==> inputs of run X <==
// arkanoid_audio
module arkanoid_audio
(
	input                clk_48m,
	input                reset,       
	input          [9:0] sound_raw,   
	input                pause,
	input                vol_boost,
	output signed [15:0] sound
);
reg [8:0] div;
always @(posedge clk_48m) begin
	if(!reset)
		div <= 9'd0;
	else
		div <= div + 9'd1;
end
wire dcrm_cen = !div;
wire signed [15:0] sound_dcrm;
jt49_dcrm2 #(16) dcrm
(
	.clk(clk_48m),
	.cen(dcrm_cen),
	.rst(~reset),
	.din({5'd0, sound_raw}),
	.dout(sound_dcrm)
);
wire signed [15:0] sound_filtered;
arkanoid_lpf lpf
(
	.clk(clk_48m),
	.reset(~reset),
	.in(sound_dcrm),
	.out(sound_filtered)
);
assign sound = pause ? 16'd0 : vol_boost ? (sound_filtered <<< 16'd5) : (sound_filtered <<< 16'd4);
endmodule
make LEC_CHECK=0 CAP_MARGIN=5 CORE_MARGIN=2 CORE_UTILIZATION=72 CTS_CLUSTER_DIAMETER=28 CTS_CLUSTER_SIZE=39 MAX_ROUTING_LAYER=met4 SETUP_SLACK_MARGIN=1.05 SLEW_MARGIN=20 finish   # period 9.35 ns
run.sh (not shown) runs the stock make flow with config.mk's settings and CLKGATE_MAP_FILE=.
==> inputs of run C, as changes to run X <==
==> flow/config.mk (replaced) <==
export PLATFORM = sky130hd
export DESIGN_NAME = arkanoid_audio
export DESIGN_NICKNAME = arkanoid_audio
export VERILOG_FILES = /design/flow/design.v
export SDC_FILE = /design/flow/constraint.sdc
export NUM_CORES = 4
export LEC_CHECK = 0
export CAP_MARGIN = 20
export CORE_MARGIN = 2
export CORE_UTILIZATION = 69
export SLEW_MARGIN = 20
==> flow/constraint.sdc (replaced) <==
create_clock -name core_clock -period 12.3 [get_ports {clk_48m}]
set_input_delay 2.4600 -clock core_clock [delete_from_list [all_inputs] [get_ports {clk_48m}]]
set_output_delay 2.4600 -clock core_clock [all_outputs]
set_load 0.01 [all_outputs]
==> inputs of run A, as changes to run X <==
==> flow/config.mk (replaced) <==
export PLATFORM = sky130hd
export DESIGN_NAME = arkanoid_audio
export DESIGN_NICKNAME = arkanoid_audio
export VERILOG_FILES = /design/flow/design.v
export SDC_FILE = /design/flow/constraint.sdc
export NUM_CORES = 4
export LEC_CHECK = 0
export CAP_MARGIN = 20
export CORE_MARGIN = 2
export CORE_UTILIZATION = 67
export CTS_CLUSTER_DIAMETER = 399
export CTS_CLUSTER_SIZE = 100
export SETUP_SLACK_MARGIN = 0.34
export SLEW_MARGIN = 20
==> flow/constraint.sdc (replaced) <==
create_clock -name core_clock -period 20.0 [get_ports {clk_48m}]
set_input_delay 4.0000 -clock core_clock [delete_from_list [all_inputs] [get_ports {clk_48m}]]
set_output_delay 4.0000 -clock core_clock [all_outputs]
set_load 0.01 [all_outputs]
==> inputs of run Y, as changes to run X <==
==> flow/config.mk (replaced) <==
export PLATFORM = sky130hd
export DESIGN_NAME = arkanoid_audio
export DESIGN_NICKNAME = arkanoid_audio
export VERILOG_FILES = /design/flow/design.v
export SDC_FILE = /design/flow/constraint.sdc
export NUM_CORES = 4
export LEC_CHECK = 0
export CAP_MARGIN = 20
export CELL_PAD_IN_SITES_DETAIL_PLACEMENT = 1
export CORE_MARGIN = 2
export CORE_UTILIZATION = 66
export CTS_CLUSTER_SIZE = 93
export SETUP_SLACK_MARGIN = 2.68
export SLEW_MARGIN = 10
==> flow/constraint.sdc (replaced) <==
create_clock -name core_clock -period 20.0 [get_ports {clk_48m}]
set_input_delay 4.0000 -clock core_clock [delete_from_list [all_inputs] [get_ports {clk_48m}]]
set_output_delay 4.0000 -clock core_clock [all_outputs]
set_load 0.01 [all_outputs]
==> results.py <==
# Auto-generated metrics
metrics = {
    "status": {
        "result_of_the_run": "finished clean",
    },
    "setup_path": {
        "reg2reg_setup_slack_ns": 7.87,
        "rr_startpoint": "lpf.lpf6db.x0[10]",
        "cp_max_fo": 6,
        "timing.reg2reg.worst_path_depth": 34,
        "startpoint": "lpf.lpf6db.x0[10]",
    },
    "power": {
        "switching_power_mw": 0.627,
        "clkPwrFrac_pct": 16.9,
    },
    "die": {
        "fp.dieH_um": 187,
        "chipArea_mm2": 0.0351,
    },
    "timing": {
        "rsz_0062_raised_after_global_routing": "false",
    },
    "global_routing": {
        "first_pass_grt_wire_length_mm": 156,
    },
}
That was run Y.
==> results.py <==
# Auto-generated metrics
metrics = {
    "power": {
        "clkPwrFrac_pct": 18.0,
        "switching_power_mw": 0.766,
    },
    "global_routing": {
        "first_pass_grt_wire_length_mm": 85.4,
    },
    "setup_path": {
        "startpoint": "lpf.lpf6db.x0[15]",
        "cp_max_fo": 23,
        "crit_type": "flop to flop",
        "reg2reg_setup_slack_ns": 2.13,
        "timing.reg2reg.worst_path_depth": 36,
    },
    "timing": {
        "rsz_0062_raised_after_global_routing": "false",
    },
    "die": {
        "fp.dieH_um": 183,
    },
    "status": {
        "result_of_the_run": "finished clean",
    },
}
That was run C.
==> results.py <==
# Auto-generated metrics
metrics = {
    "status": {
        "result_of_the_run": "finished clean",
    },
    "setup_path": {
        "startpoint": "lpf.lpf6db.x0[8]",
        "rr_startpoint": "lpf.lpf6db.x0[8]",
        "timing.reg2reg.worst_path_depth": 34,
        "reg2reg_setup_slack_ns": 9.75,
    },
    "global_routing": {
        "first_pass_grt_wire_length_mm": 83.3,
    },
    "power": {
        "p_seq_share_pct": 25.8,
        "power-per-cell-area_mw_per_mm2": 45.2,
        "switching_power_mw": 0.468,
    },
    "cells_and_area": {
        "post-route-util_pct": 71.0,
    },
    "timing": {
        "rsz_0062_raised_after_global_routing": "false",
    },
    "die": {
        "chipArea_mm2": 0.0346,
        "fp.dieH_um": 186,
    },
}
That was run A.
==> results.py <==
# Auto-generated metrics
metrics = {
    "timing": {
        "postLayoutSetupSlackWorst_ns": -0.188,
        "rsz_0062_raised_after_global_routing": "true",
        "final-setup-viol-count": 6,
    },
    "status": {
        "result_of_the_run": "failed layout checks",
        "layout.failed_checks": "setup timing",
    },
    "setup_path": {
        "cp_max_fo": 4,
        "rr_startpoint": "lpf.lpf6db.x0[10]",
        "startpoint": "lpf.lpf6db.x0[10]",
    },
    "global_routing": {
        "first_pass_grt_wire_length_mm": 90.3,
    },
}
That was run X.

---

==> delta: inputs <==
arkanoid_audio again, from the RTL that the note above started with.
Design arkanoid_audio, start of the top module:
module arkanoid_audio
(
	input                clk_48m,
	input                reset,       
	input          [9:0] sound_raw,   
	input                pause,
	input                vol_boost,
	output signed [15:0] sound
);
clock: 8.82 ns
lec_check: 0
abc_area: 1
cap_margin: 20
core_aspect_ratio: 1.45
core_margin: 2
core_utilization: 72
cts_cluster_size: 10
place_density: 0.42
setup_slack_margin: 0.97
slew_margin: 20
tns_end_percent: 15
==> sierra (differences from delta) <==
==> flow/config.mk (replaced) <==
export PLATFORM = sky130hd
export DESIGN_NAME = arkanoid_audio
export DESIGN_NICKNAME = arkanoid_audio
export VERILOG_FILES = /design/flow/design.v
export SDC_FILE = /design/flow/constraint.sdc
export NUM_CORES = 4
export LEC_CHECK = 0
export ABC_AREA = 1
export CAP_MARGIN = 20
export CORE_MARGIN = 2
export CORE_UTILIZATION = 67
export CTS_CLUSTER_DIAMETER = 146
export CTS_CLUSTER_SIZE = 99
export SETUP_SLACK_MARGIN = 3.85
export SLEW_MARGIN = 20
==> flow/constraint.sdc (replaced) <==
create_clock -name core_clock -period 20.0 [get_ports {clk_48m}]
set_input_delay 4.0000 -clock core_clock [delete_from_list [all_inputs] [get_ports {clk_48m}]]
set_output_delay 4.0000 -clock core_clock [all_outputs]
set_load 0.01 [all_outputs]
==> willow (differences from delta) <==
==> flow/config.mk (replaced) <==
export PLATFORM = sky130hd
export DESIGN_NAME = arkanoid_audio
export DESIGN_NICKNAME = arkanoid_audio
export VERILOG_FILES = /design/flow/design.v
export SDC_FILE = /design/flow/constraint.sdc
export NUM_CORES = 4
export LEC_CHECK = 0
export CAP_MARGIN = 20
export CORE_MARGIN = 2
export CORE_UTILIZATION = 67
export CTS_CLUSTER_DIAMETER = 146
export CTS_CLUSTER_SIZE = 18
export SETUP_SLACK_MARGIN = -1.74
export SLEW_MARGIN = 20
==> flow/constraint.sdc (replaced) <==
create_clock -name core_clock -period 20.0 [get_ports {clk_48m}]
set_input_delay 4.0000 -clock core_clock [delete_from_list [all_inputs] [get_ports {clk_48m}]]
set_output_delay 4.0000 -clock core_clock [all_outputs]
set_load 0.01 [all_outputs]
==> juniper (differences from delta) <==
==> flow/config.mk (replaced) <==
export PLATFORM = sky130hd
export DESIGN_NAME = arkanoid_audio
export DESIGN_NICKNAME = arkanoid_audio
export VERILOG_FILES = /design/flow/design.v
export SDC_FILE = /design/flow/constraint.sdc
export NUM_CORES = 4
export LEC_CHECK = 0
export CAP_MARGIN = 15
export CORE_MARGIN = 2
export CORE_UTILIZATION = 72
export CTS_CLUSTER_DIAMETER = 29
export CTS_CLUSTER_SIZE = 41
export MAX_ROUTING_LAYER = met4
export SETUP_SLACK_MARGIN = 1.21
export SLEW_MARGIN = 20
==> flow/constraint.sdc (replaced) <==
create_clock -name core_clock -period 9.59 [get_ports {clk_48m}]
set_input_delay 1.9180 -clock core_clock [delete_from_list [all_inputs] [get_ports {clk_48m}]]
set_output_delay 1.9180 -clock core_clock [all_outputs]
set_load 0.01 [all_outputs]
==> comparison table <==
metric	juniper	willow	delta	sierra
Final #Nets	3,238	3,171	-	3,558
Post-synthesis cell count from yosys	2,463	2,463	2,837	2,837
Taps Inserted	396	442	-	448
Setup tns final	-0.265 ns	0 ns	-	0 ns
Result of the run	finished with violations	complete, no violations	did not finish	complete, no violations
Stage where the flow stopped	-	-	global routing	-
Layout check failures	setup timing	-	-	-
Total power density per cell area	89.4 nW/um^2	45.2 nW/um^2	-	56.0 nW/um^2
Distinct lib cells	86	86	56	56
XOR Share, Synth	0.0636	0.0636	0.0551	0.0551
MUX share of area	0.00903	0.00903	0.000489	0.000489
Simple-gate share of the synthesized area	0.101	0.101	0.129	0.129
Wirelength per Cell	19.6 um	17.9 um	-	19.2 um
Static leakage	12.4 nW	12.0 nW	-	13.4 nW
R2R Path Start	lpf.lpf6db.x0[3]	lpf.lpf6db.x0[8]	-	lpf.lpf6db.x0[15]
Required time of the critical path	9.83 ns	20.32 ns	-	20.27 ns
Power in combinational cells	1.24 mW	591 uW	-	872 uW
Post-Synth Adder-Cell Area	0.510	0.510	0.491	0.491
Clock network contribution to total cell area	0.0114	0.0118	-	0.0127
No activity file was given, so power comes from the tool's default toggle rates.
